==> build 5: inputs <==
==> flow/design.v <==
module ANDarray (regDst, ALUSrc, memToReg, regWrite, memRead, memWrite, branch, ALUOp1, ALUOp2, op);
	input[5:0] op;
	output regDst, ALUSrc, memToReg, regWrite, memRead, memWrite, branch, ALUOp1, ALUOp2;
	wire Rformat, lw, sw, beq;
	assign Rformat = (~op[0]) & (~op[1]) & (~op[2]) & (~op[3]) & (~op[4]) & (~op[5]), lw = (op[0]) & (op[1]) & (~op[2]) & (~op[3]) & (~op[4]) & (op[5]), sw = (op[0]) & (op[1]) & (~op[2]) & (op[3]) & (~op[4]) & (op[5]), beq = (~op[0]) & (~op[1]) & (op[2]) & (~op[3]) & (~op[4]) & (~op[5]);
	assign regDst = Rformat;
	assign ALUSrc = lw | sw;
	assign memToReg =  lw;
	assign regWrite = Rformat | lw;
	assign memRead = lw;
	assign memWrite = sw;
	assign branch = beq;
	assign ALUOp1 = Rformat;
	assign ALUOp2 = beq;
endmodule
module ALUControl(operation, ALUOp, ff);
	input[1:0] ALUOp;
	input [5:0] ff;
	output [2:0] operation;
	wire w0, w1, w2, w3;
	assign w0 = ff[0] | ff[3];
	assign operation[0] = ALUOp[1] & w0;
	assign w1 = ~ff[2];
	assign w2 = ~ALUOp[1];
	assign operation[1] = w2 | w1;
	assign w3 = ff[1] & ALUOp[1];
	assign operation[2] = w3 | ALUOp[0];
endmodule
module ALU32Bit(zero, carryOut, result, a, b, op);
	input [31:0] a, b;
	input [2:0] op;
	output reg [31:0] result;
	output zero, carryOut;
	reg carryOut;
	assign zero = (result == 0) ? 1 : 0;
	always @(a or b or op)
	begin
		carryOut = 1'b0;
		case(op)
			0: result = a & b;
			1: result = a | b;
			2: {carryOut, result[31:0]} = a + b;
			6: {carryOut, result[31:0]} = a - b;
			7: result = a < b ? 1 : 0;
			default: result = 0;
		endcase
	end
endmodule
module ALUUnit(clock, ALUOp, funct, a, b, result, zero, carryOut);
	input clock;
	input [1:0] ALUOp;
	input [5:0] funct;
	input [31:0] a, b;
	output reg [31:0] result;
	output reg zero, carryOut;
	reg [1:0] aluOpQ;
	reg [5:0] functQ;
	reg [31:0] aQ, bQ;
	wire [2:0] operation;
	wire [31:0] aluResult;
	wire aluZero, aluCarry;
	ALUControl ctl(operation, aluOpQ, functQ);
	ALU32Bit alu(aluZero, aluCarry, aluResult, aQ, bQ, operation);
	always @(posedge clock)
	begin
		aluOpQ <= ALUOp;
		functQ <= funct;
		aQ <= a;
		bQ <= b;
		result <= aluResult;
		zero <= aluZero;
		if (operation == 3'd2 || operation == 3'd6)
			carryOut <= aluCarry;
	end
endmodule
==> flow/run.sh <==
#!/bin/bash
# the make line also repeats each setting of config.mk as NAME=value (left out here)
make -C /OpenROAD-flow-scripts/flow DESIGN_CONFIG=/design/flow/config.mk WORK_HOME=/design/flow/orfs CLKGATE_MAP_FILE= finish
==> flow/config.mk <==
export PLATFORM = sky130hd
export DESIGN_NAME = ALUUnit
export DESIGN_NICKNAME = ALUUnit
export VERILOG_FILES = /design/flow/design.v
export SDC_FILE = /design/flow/constraint.sdc
export NUM_CORES = 4
export LEC_CHECK = 0
export ABC_AREA = 0
export CAP_MARGIN = 40
export CORE_ASPECT_RATIO = 0.5
export CORE_MARGIN = 8
export CORE_UTILIZATION = 48
export CTS_CLUSTER_DIAMETER = 231
export CTS_CLUSTER_SIZE = 22
export GPL_TIMING_DRIVEN = 1
export MAX_ROUTING_LAYER = met4
export PLACE_DENSITY_LB_ADDON = 0.13
export SETUP_SLACK_MARGIN = 1.92
export SLEW_MARGIN = 20
export TNS_END_PERCENT = 10
==> flow/constraint.sdc <==
create_clock -name core_clock -period 6.93 [get_ports {clock}]
set_input_delay 1.3860 -clock core_clock [delete_from_list [all_inputs] [get_ports {clock}]]
set_output_delay 1.3860 -clock core_clock [all_outputs]
set_load 0.01 [all_outputs]
==> trial 6: changes against build 5 <==
Settings changed: ABC_AREA 0 to not set, CAP_MARGIN 40 to 20, CORE_ASPECT_RATIO 0.5 to not set, CORE_MARGIN 8 to 2, CORE_UTILIZATION 48 to 57, CTS_CLUSTER_DIAMETER 231 to not set, CTS_CLUSTER_SIZE 22 to not set, GPL_TIMING_DRIVEN 1 to not set, MAX_ROUTING_LAYER met4 to not set, PLACE_DENSITY_LB_ADDON 0.13 to not set, SETUP_SLACK_MARGIN 1.92 to 0.94, TNS_END_PERCENT 10 to not set.
==> flow/constraint.sdc (replaced) <==
create_clock -name core_clock -period 3.5 [get_ports {clock}]
set_input_delay 0.7000 -clock core_clock [delete_from_list [all_inputs] [get_ports {clock}]]
set_output_delay 0.7000 -clock core_clock [all_outputs]
set_load 0.01 [all_outputs]
==> results <==
Build 5 finished with timing, DRC and antenna clean. Trial 6 completed and failed the layout checks on negative setup slack.
Against build 5, the final area of trial 6 is larger by about 25%.
In build 5 the sequential share of layout area is higher than in trial 6, by 4.7 points.
Against trial 6, the utilization of build 5 is lower by 28 points.
Between build 5 and trial 6, the lower final cell count is in build 5 (gap about 8%, measured against trial 6).
Synthesized cell count is the same in trial 6 and build 5.
Critical path depth: trial 6 is higher than build 5 (3).
